==> flow/design.v (excerpt) <==
module top_module(
    input wire clk,
    input wire rst,
    input wire spi_mosi,
    input wire spi_cs_n,
    input wire mic_data_1,
    input wire mic_data_2,
    output wire [7:0] out,
    output wire pos,
    output wire neg
);
wire [7:0] addr;
wire [7:0] value;
wire wr_en = 1;
wire rd_en = 1;
wire [7:0] mem_out;
wire [7:0] decimation_ratio;
wire dec_data_1;
wire dec_data_2;
wire dec_clk;
wire [7:0] filter_length;
wire [7:0] filter_out;
wire [15:0] capture_reg;
wire dummy;
wire dummy2;
wire corr_dec_en;
assign addr = capture_reg[15:8];
assign value = capture_reg[7:0];
    spi_port u_spi_port(
        .clk(clk),
        .rst_n(!rst),
        .spi_clk(clk),
        .spi_mosi(spi_mosi),
        .spi_miso(dummy),
        .spi_cs_n(spi_cs_n),
        .capture_reg(capture_reg)
    );
    config_memory u_memory(
        .clk(clk),            
        .rst_n(!rst),          
        .addr(addr),     
        .data_in(value),  
        .wr_en(wr_en),          
        .rd_en(rd_en),          
        .data_out(mem_out) 
    );
    demux1to2 u_demux1to2(
        .clk(clk),
        .rst_n(!rst),
        .sel(addr),
        .d(mem_out),
        .a(decimation_ratio),  
        .b(filter_length)
    );
    decimator u_decimator_1(
        .clk(clk),              
        .rst(rst),              
        .decimation_ratio(decimation_ratio),
        .data(mic_data_1),             
        .out(dec_data_1),              
        .dec_clk(dec_clk)           
    );
    decimator u_decimator_2(
        .clk(clk),              
        .rst(rst),              
        .decimation_ratio(decimation_ratio),
        .data(mic_data_2),             
        .out(dec_data_2),              
        .dec_clk(dummy2)           
    );
    buffer u_buffer(
        .clk(clk),         
        .rst(rst),         
        .en(corr_dec_en),
        .data_1(dec_data_1),        
        .data_2(dec_data_2),        
        .length(filter_length),
        .corr(out),
        .pos(pos),
  ...
Settings: LEC_CHECK=0, CAP_MARGIN=20, CELL_PAD_IN_SITES_DETAIL_PLACEMENT=2, CELL_PAD_IN_SITES_GLOBAL_PLACEMENT=1, CORE_MARGIN=9, CORE_UTILIZATION=72, CTS_CLUSTER_SIZE=11, GPL_ROUTABILITY_DRIVEN=0, GPL_TIMING_DRIVEN=0, SLEW_MARGIN=25, TNS_END_PERCENT=10; clock period 3.68 ns.
run.sh (not shown) runs the stock make flow with config.mk's settings and CLKGATE_MAP_FILE=.
The starting point failed in 3_1_place_gp_skip_io.
Then changed:
CELL_PAD_IN_SITES_DETAIL_PLACEMENT = unset   (was 2)
CELL_PAD_IN_SITES_GLOBAL_PLACEMENT = unset   (was 1)
CORE_MARGIN = 2   (was 9)
CORE_UTILIZATION = 40   (was 72)
CTS_CLUSTER_SIZE = unset   (was 11)
GPL_ROUTABILITY_DRIVEN = unset   (was 0)
GPL_TIMING_DRIVEN = unset   (was 0)
SLEW_MARGIN = 20   (was 25)
TNS_END_PERCENT = unset   (was 10)
clock period = 5.06 ns   (was 3.68 ns; I/O delays follow)
Effect: The changed run ran to the end with no violations. Synthesized area stays the same. Synthesized cell count stays the same. Die area is higher by about 56%.
Then changed:
CORE_UTILIZATION = 16   (was 40)
Final area went up by 5.6%.
Combinational power climbs by about 1%.
Setup slack is worse by 41 ps.
Sequential share of layout area falls by 2.9 points.
Then changed:
CORE_UTILIZATION = 70   (was 16)
SETUP_SLACK_MARGIN = -0.51   (was unset)
clock period = 7.03 ns   (was 5.06 ns; I/O delays follow)
The changed run finished with timing, DRC and antenna clean.
Design area went down by a little under a tenth.
Fmax went down by roughly a tenth.
Routed wire length shrinks by a few percent.
Global-route usage rose by 19 points.
Worst setup slack improves by 1400 ps.
Register-to-register slack gets better by 1400 ps.
Hold slack got worse by 8.2 ps.
Non-clock buffer count falls by 17.
Sequential cell count does not change.
Synthesized area stays the same.

========
The RTL this note starts from:
==> flow/design.v <==
module spi_port (
    input wire clk,                
    input wire rst_n,              
    input wire spi_clk,           
    input wire spi_mosi,          
    output wire spi_miso,         
    input wire spi_cs_n,          
    output reg [15:0] capture_reg
);
    reg [15:0] shift_reg;          
    reg cs_n_prev;                 
    always @(posedge clk or negedge rst_n) begin
        if (!rst_n) begin
            shift_reg <= 16'b0;
            capture_reg <= 16'b0;
            cs_n_prev <= 1'b1;
        end else begin
            cs_n_prev <= spi_cs_n;
            if (!spi_cs_n) begin
                shift_reg <= {shift_reg[14:0], spi_mosi};
            end else if (cs_n_prev == 1'b0 && spi_cs_n == 1'b1) begin
                capture_reg <= shift_reg;
            end
        end
    end
    assign spi_miso = 1'b0;
    wire _unused_spi_clk = spi_clk;
endmodule
module config_memory #(
    parameter NUM_ADDRESSES = 8  
)(
    input wire clk,                    
    input wire rst_n,                  
    input wire [7:0] addr,             
    input wire [7:0] data_in,          
    input wire wr_en,                  
    input wire rd_en,                  
    output reg [7:0] data_out         
);
    reg [7:0] memory [0:NUM_ADDRESSES-1];  
    integer i;
    always @(posedge clk or negedge rst_n) begin
        if (!rst_n) begin
            for (i = 0; i < NUM_ADDRESSES; i = i + 1) begin
                memory[i] <= 8'b0;
            end
        end else if (wr_en && addr < NUM_ADDRESSES) begin
            memory[addr[2:0]] <= data_in;
        end
    end
    always @(posedge clk) begin
        if (rd_en) begin
            data_out <= (addr < NUM_ADDRESSES) ? memory[addr[2:0]] : 8'b0;
        end
    end
endmodule
module demux1to2 (
    input wire clk,                
    input wire rst_n,              
    input wire [7:0]sel,     
    input wire [7:0] d,            
    output wire [7:0] a,
    output wire [7:0] b            
);
    reg [7:0] a_hold;
    reg [7:0] b_hold;
    always @(posedge clk or negedge rst_n) begin
        if (!rst_n) begin
            a_hold <= 8'b0;
            b_hold <= 8'b0;
        end else begin
            case(sel)
                8'd0: a_hold <= d;
                8'd1: b_hold <= d;
                default: ;
            endcase
        end
    end
    assign a = (sel == 8'd0) ? d : a_hold;
    assign b = (sel == 8'd1) ? d : b_hold;
endmodule
module decimator (
    input wire clk,                
    input wire rst,                
    input wire [7:0] decimation_ratio,  
    input wire data,               
    output reg out,               
    output reg dec_clk            
);
    reg [7:0] counter;           
    always @(posedge clk or posedge rst) begin
        if (rst) begin
            counter <= 8'b0;
            out <= 1'b0;
            dec_clk <= 1'b0;
        end else begin
            if (decimation_ratio == 8'b1) begin
                out <= data;
            end else begin
                counter <= counter + 1;
                if (counter >= decimation_ratio-1) begin
                    counter <= 8'b0;
                    out <= data;
                    dec_clk <= ~dec_clk;
                end
            end
        end
    end
endmodule
module buffer #(
    parameter MAX_LENGTH = 256
)(
    input wire clk,             
    input wire rst,             
    input wire en,              
    input wire data_1,          
    input wire data_2,          
    input wire [7:0] length,    
    output reg [7:0] corr,      
    output reg pos,
    output reg neg
);
    reg [MAX_LENGTH-1:0] shift_reg_1;
    reg [MAX_LENGTH-1:0] shift_reg_2;
    reg [7:0] corr_neg;
    reg [7:0] corr_pos;
    integer i;
    always @(posedge clk or posedge rst) begin
        if (rst) begin
            shift_reg_1 <= {MAX_LENGTH{1'b0}};
            shift_reg_2 <= {MAX_LENGTH{1'b0}};
            pos <= 1'b0;
            neg <= 1'b0;
            corr <= 8'b0;
            corr_neg <= 8'b0;
            corr_pos <= 8'b0;
        end else if (en) begin
            shift_reg_1 <= {shift_reg_1[MAX_LENGTH-2:0], data_1};
            shift_reg_2 <= {shift_reg_2[MAX_LENGTH-2:0], data_2};
            corr <= corr + (data_1 ^ data_2) - (shift_reg_1[MAX_LENGTH - 1] ^ shift_reg_2[MAX_LENGTH - 1]) ;
            if (length > 1) begin
                corr_neg <= corr_neg + (shift_reg_1[0] ^ data_2) - (shift_reg_1[MAX_LENGTH - 1] ^ shift_reg_2[MAX_LENGTH - 2]);
                corr_pos <= corr_pos + (data_1 ^ shift_reg_2[0]) - (shift_reg_1[MAX_LENGTH - 2] ^ shift_reg_2[MAX_LENGTH - 1]);
            end
            if (corr_neg < corr_pos) begin
                neg <= 1'b1;
                pos <= 1'b0;
            end else if (corr_pos < corr_neg) begin
                pos <= 1'b1;
                neg <= 1'b0;
            end else begin
                pos <= 1'b0;
                neg <= 1'b0;
            end
        end
    end
endmodule
module top_module(
    input wire clk,
    input wire rst,
    input wire spi_mosi,
    input wire spi_cs_n,
    input wire mic_data_1,
    input wire mic_data_2,
    output wire [7:0] out,
    output wire pos,
    output wire neg
);
wire [7:0] addr;
wire [7:0] value;
wire wr_en = 1;
wire rd_en = 1;
wire [7:0] mem_out;
wire [7:0] decimation_ratio;
wire dec_data_1;
wire dec_data_2;
wire dec_clk;
wire [7:0] filter_length;
wire [7:0] filter_out;
wire [15:0] capture_reg;
wire dummy;
wire dummy2;
wire corr_dec_en;
assign addr = capture_reg[15:8];
assign value = capture_reg[7:0];
    spi_port u_spi_port(
        .clk(clk),
        .rst_n(!rst),
        .spi_clk(clk),
        .spi_mosi(spi_mosi),
        .spi_miso(dummy),
        .spi_cs_n(spi_cs_n),
        .capture_reg(capture_reg)
    );
    config_memory u_memory(
        .clk(clk),            
        .rst_n(!rst),          
        .addr(addr),     
        .data_in(value),  
        .wr_en(wr_en),          
        .rd_en(rd_en),          
        .data_out(mem_out) 
    );
    demux1to2 u_demux1to2(
        .clk(clk),
        .rst_n(!rst),
        .sel(addr),
        .d(mem_out),
        .a(decimation_ratio),  
        .b(filter_length)
    );
    decimator u_decimator_1(
        .clk(clk),              
        .rst(rst),              
        .decimation_ratio(decimation_ratio),
        .data(mic_data_1),             
        .out(dec_data_1),              
        .dec_clk(dec_clk)           
    );
    decimator u_decimator_2(
        .clk(clk),              
        .rst(rst),              
        .decimation_ratio(decimation_ratio),
        .data(mic_data_2),             
        .out(dec_data_2),              
        .dec_clk(dummy2)           
    );
    buffer u_buffer(
        .clk(clk),         
        .rst(rst),         
        .en(corr_dec_en),
        .data_1(dec_data_1),        
        .data_2(dec_data_2),        
        .length(filter_length),
        .corr(out),
        .pos(pos),
        .neg(neg)   
    );
reg dec_clk_q;
always @(posedge clk or posedge rst) begin
    if (rst) dec_clk_q <= 1'b0;
    else dec_clk_q <= dec_clk;
end
assign corr_dec_en = (decimation_ratio == 8'b1) | (dec_clk & ~dec_clk_q);
endmodule
clock: 4.12 ns
lec_check: 0
cap_margin: 20
core_margin: 2
core_utilization: 72
cts_cluster_size: 51
hold_slack_margin: -0.04
place_density_lb_addon: 0.01
setup_slack_margin: 1.19
slew_margin: 20
Rerun with:
ABC_AREA = 1   (was unset)
CTS_CLUSTER_SIZE = unset   (was 51)
HOLD_SLACK_MARGIN = 0.27   (was -0.04)
PLACE_DENSITY = 0.35   (was unset)
PLACE_DENSITY_LB_ADDON = unset   (was 0.01)
SETUP_SLACK_MARGIN = 0.25   (was 1.19)
clock period = 2.82 ns   (was 4.12 ns; I/O delays follow)
Count of clock-buffer cells in the layout came out lower by 9. Wire length came out higher by 15%. Combinational power came out higher by 35%. Critical path depth came out higher by 2. Core utilization came out higher by 1.1 points. Final area came out higher by 1.1%. Worst setup slack is worse by 180 ps. Global-route usage came out higher by 0.94 points.
Rerun with:
ABC_AREA = unset   (was 1)
CTS_CLUSTER_DIAMETER = 357   (was unset)
CTS_CLUSTER_SIZE = 14   (was unset)
HOLD_SLACK_MARGIN = unset   (was 0.27)
PLACE_DENSITY = unset   (was 0.35)
SETUP_SLACK_MARGIN = unset   (was 0.25)
clock period = 2.94 ns   (was 2.82 ns; I/O delays follow)
Outcome:
- The new run produced a layout that fails on negative setup slack
- global-route usage came out lower by 1.8 points
- hold slack gets better by 17 ps
- die area came out higher by about 0.7%
- setup slack gets worse by 1000 ps
- final area came out lower by 2.2%
Rerun with:
CTS_CLUSTER_DIAMETER = 89   (was 357)
CTS_CLUSTER_SIZE = unset   (was 14)
PLACE_DENSITY_LB_ADDON = 0.01   (was unset)
SETUP_SLACK_MARGIN = 0.67   (was unset)
clock period = 2.87 ns   (was 2.94 ns; I/O delays follow)
Outcome:
- The changed run ran to the end with violations: negative setup slack
- synthesized area does not change
- wire length goes up by 96%
- via count goes up by 32%
- non-clock buffer count goes up by 132
- clock power goes up by 52%
- synthesized cell count is unchanged
- worst setup slack degrades by 150 ps
Power is estimated from default activity; no workload was simulated.
